== build 63 ==
## awstm
module awstm(
        pps,
        tevt,
        evt,
        rst_n,
        clk
    );
For scale: roughly 1,600 cells after synthesis, roughly 0.014 sq mm of cells after synthesis.
clock: 0.799 ns
lec_check: 0
abc_area: 0
cap_margin: 0
cell_pad_in_sites_global_placement: 0
core_aspect_ratio: 0.89
core_margin: 2
core_utilization: 71
cts_cluster_diameter: 356
cts_cluster_size: 14
gpl_timing_driven: 1
hold_slack_margin: 0.29
min_routing_layer: met1
place_density_lb_addon: 0.06
setup_slack_margin: 0.23
slew_margin: 10
run.sh (not shown) runs the stock make flow with config.mk's settings and CLKGATE_MAP_FILE=.
Build 63 did not finish; a tool error ended it in detailed placement (3_5_place_dp).
What build 98 does differently from build 63 at the input level:
Settings: GPL_TIMING_DRIVEN: 1 -> unset; CTS_CLUSTER_DIAMETER: 356 -> unset; MIN_ROUTING_LAYER: met1 -> unset; SLEW_MARGIN: 10 -> 20; HOLD_SLACK_MARGIN: 0.29 -> unset; PLACE_DENSITY_LB_ADDON: 0.06 -> unset; CELL_PAD_IN_SITES_GLOBAL_PLACEMENT: 0 -> unset; CAP_MARGIN: 0 -> 20; SETUP_SLACK_MARGIN: 0.23 -> unset; ABC_AREA: 0 -> unset; CORE_UTILIZATION: 71 -> 40; CORE_ASPECT_RATIO: 0.89 -> unset; CTS_CLUSTER_SIZE: 14 -> unset; PLACE_DENSITY: unset -> 0.6; the clock period (ns, I/O delays scaled along): 0.799 -> 4.27.
==> comparison <==
- Build 63 and build 98: one clean run, build 98; the rest did not finish clean.
- detailed placement (3_5_place_dp): build 63 exited with error
- For width of the die, dividing the value from build 98 by the value from build 63 gives 1.3.
- Summary of build 98 over build 63: area of the core moved up; final weighted congestion in routability-driven placement moved down; number of different library cells in the post-synthesis netlist level; area fraction in compound gates level.
- Going from build 63 to build 98, chip area grew by more than half.
What build 71 does differently from build 98 at the input level:
Settings: CTS_CLUSTER_SIZE: unset -> 16; ABC_AREA: unset -> 1; HOLD_SLACK_MARGIN: unset -> -0.1; CORE_UTILIZATION: 40 -> 69; CTS_CLUSTER_DIAMETER: unset -> 353; the clock period (ns, I/O delays scaled along): 4.27 -> 2.37.
### Flow results
Build 71 vs build 98: die boundary height down by more than 10%. The flow ran to completion for all of build 98 and build 71 but build 71, which stopped partway. From build 98 to build 71 the numbers moved as follows: die area dropped about 34%, mux contribution to synthesized area dropped 3.4 points.

---

## onyx
The RTL this note starts from:
==> flow/design.v <==
`timescale 1ns / 1ps
module awstm(
        pps,
        tevt,
        evt,
        rst_n,
        clk
    );
    input pps;
    input [31:0] tevt;
    output [31:0] evt;
    input rst_n;
    input clk;
    reg r_pps, r_awspps;
    reg [26:0] r_tcyc;       
    reg [26:0] r_td;         
    reg [30:0] r_awstm;      
    reg [30:0] r_tmev_next;  
    reg [31:0] r_set_tmev;  
    reg [10:0] r_tcor;       
    reg [10:0] r_tcor_max;   
    reg r_pps_lock;          
    wire evt_pps;            
    parameter [26:0] p_cyc_per_sec  = 27'd9_999;   
    parameter [26:0] p_pps_to       = 27'd14_999;  
    parameter [30:0] p_awstm_max    = 31'd99_999;   
    assign evt = r_set_tmev;
    assign evt_pps = pps & ~r_pps;
    wire [26:0] td_abs;
    wire [25:0] tmp1_td_abs;
    wire [25:0] tmp2_td_abs;
    wire [10:0] tmp_tcor_max;
    assign td_abs = (r_td[26] ? (~r_td + 17'd1): r_td);
    genvar i;
    assign tmp1_td_abs[25] = td_abs[25];  
    generate 
        for(i = 24; i >= 0; i=i-1) begin :g_tmp1_td_abs
            assign tmp1_td_abs[i] = td_abs[i+1] | td_abs[i];  
        end 
    endgenerate
    assign tmp2_td_abs[25] = tmp1_td_abs[25];
    generate
        for(i = 24; i >= 0; i=i-1) begin: g_tmp2_td_abs
            assign tmp2_td_abs[i] = tmp1_td_abs[i+1] ^ tmp1_td_abs[i];
        end
    endgenerate
    assign tmp_tcor_max[2:0] = 3'b000;
    generate 
        for(i = 0; i < 7; i=i+1) begin: g_tmp_tcor_max
            assign tmp_tcor_max[i+3] = tmp2_td_abs[25-i]; 
        end
    endgenerate
    assign tmp_tcor_max[10] = (tmp1_td_abs[20] & !tmp2_td_abs[20] ? 1'b0 : 1'b1); 
    always @(posedge clk or negedge rst_n) begin
        if(rst_n == 1'b0) begin
            r_pps <= 1'b0;
            r_awspps <= 1'b0;
            r_pps_lock <= 1'b0;
            r_tcyc <= 27'd0;
            r_td <= 27'd0;
            r_tcor <= 11'd0;
            r_tcor_max <= 11'd1024;
            r_awstm <= 31'd0;
            r_tmev_next <= 31'd0;
            r_set_tmev <= 32'd0;
        end else begin
            r_pps <= pps;
            r_tcyc <= r_tcyc + 1;
            r_tcor_max <= tmp_tcor_max;
            if(r_tcor >= r_tcor_max) begin
                r_tcor <= 10'd0;
            end else begin
                r_tcor <= r_tcor + 1;
            end
            if(r_tcyc == p_cyc_per_sec) begin
                r_awspps <= 1'b1;
            end else begin
                r_awspps <= 1'b0;
            end
            if(evt_pps) begin
                r_pps_lock <= 1'b1;
                r_tcyc <= 27'd0;
                r_td <= r_td + p_cyc_per_sec + ~r_tcyc + 27'd1;
            end else begin
                if(r_tcyc == p_pps_to) begin  
                    r_pps_lock <= 1'b0;
                    r_tcyc <= (p_pps_to - p_cyc_per_sec);     
                end                
            end
            if(r_awstm >= p_awstm_max) begin
                r_awstm <= 31'd0;
            end else begin
                if(r_tcor == r_tcor_max) begin
                    if(r_td[26]) begin  
                        r_awstm <= r_awstm;
                        r_td <= r_td + 27'd1;
                    end else begin  
                        r_awstm <= r_awstm + 31'd2;
                        r_td <= r_td - 27'd1;
                    end
                end else begin
                    r_awstm <= r_awstm + 31'd1;
                end
            end
            if(r_tmev_next == r_awstm || (r_tmev_next + 31'd1) == r_awstm) begin
                r_set_tmev <= {r_pps_lock, r_awstm};
                r_tmev_next <= r_tmev_next + tevt;
            end
            if(r_tmev_next > p_awstm_max) begin
                r_tmev_next <= r_tmev_next + ~p_awstm_max + 31'd1;
            end             
        end
    end
endmodule
Settings: LEC_CHECK=0, CAP_MARGIN=20, CORE_MARGIN=2, CORE_UTILIZATION=40, PLACE_DENSITY=0.6, SETUP_SLACK_MARGIN=1.05, SLEW_MARGIN=20, TNS_END_PERCENT=10; clock period 3.58 ns.
onyx ended with every stage complete and zero timing, DRC or antenna violations.
## Diff of input files: raven against onyx
- MAX_ROUTING_LAYER now met4, previously not set
- CTS_CLUSTER_DIAMETER now 217, previously not set
- SETUP_SLACK_MARGIN no longer set, was 1.05
- TNS_END_PERCENT no longer set, was 10
- PLACE_DENSITY no longer set, was 0.6
- the clock period (ns, I/O delays scaled along) now 6.0, was 3.58
[summary]
- onyx → raven: cell area now smaller, critical path depth now sits lower, area growth from synthesis to layout went down, tally of non-filler cells in the final layout now sits lower.
- Setup slack: raven more than onyx
- Routed wire in raven totals less than in onyx.
- When raven is measured against onyx, its pin slew with the least headroom to its limit turns out 150 ps higher.
- On raven: global-route wire length before repair is 6000 um lower than what onyx gave.
- raven gives more weighted congestion at the end of routability-driven global placement than onyx did.
> inputs changed (raven -> juniper)
- PLACE_DENSITY now 0.6, previously not set
- GPL_TIMING_DRIVEN now 0, previously not set
- TNS_END_PERCENT now 35, previously not set
- HOLD_SLACK_MARGIN now 0.2, previously not set
- ABC_AREA now 1, previously not set
- MIN_ROUTING_LAYER now met2, previously not set
- CORE_UTILIZATION now 63, was 40
- MAX_ROUTING_LAYER no longer set, was met4
- CAP_MARGIN now 5, was 20
- CELL_PAD_IN_SITES_GLOBAL_PLACEMENT now 2, previously not set
- CTS_CLUSTER_DIAMETER no longer set, was 217
[summary]
Summary of raven and juniper: one run falls short of a clean finish, namely juniper.
juniper did not make it past 3_1_place_gp_skip_io, where a tool error ended it.
As of juniper, die height had fallen by more than 10% compared to raven.
In juniper relative to raven, synthesized area divided by synthesized cell count had gone down by more than 10%.
What juniper reported for post-synthesis instance area has to be multiplied by 0.889 to get the figure for raven.
Row yosys synthesis chip area: juniper higher / raven lower
juniper vs. raven: portion of netlist area occupied by mux cells -3.4 points; complex-gate fraction of the synthesized area -5.5 points.
juniper vs raven: number of standard cells after synthesis up by more than a quarter
[inputs] fjord vs juniper
- CELL_PAD_IN_SITES_GLOBAL_PLACEMENT: 2 -> unset
- HOLD_SLACK_MARGIN: 0.2 -> unset
- CAP_MARGIN: 5 -> 20
- ABC_AREA: 1 -> unset
- TNS_END_PERCENT: 35 -> unset
- CORE_UTILIZATION: 63 -> 27
- GPL_TIMING_DRIVEN: 0 -> unset
- MIN_ROUTING_LAYER: met2 -> unset
- the clock period (ns, I/O delays scaled along): 6.0 -> 4.27
==> results <==
Every stage of the flow completed for fjord, and the final layout passed the timing, DRC and antenna checks. Average cell area after synthesis (lower): juniper. When the final numbers for fjord and juniper were put side by side, the post-synthesis compound-gate area fraction turned out to be greater in fjord. For the effective utilization at floorplan, fjord came in 37 points lower than juniper did. The cell area after synthesis in juniper is 1.12 times that in fjord. fjord vs juniper: area share of xor/xnor cells in the synthesized design up in fjord. Higher post-synthesis chip area from yosys goes to juniper over fjord. fjord against juniper: chip width now larger; die area rose by 100%; die height picked up an extra about 43%.
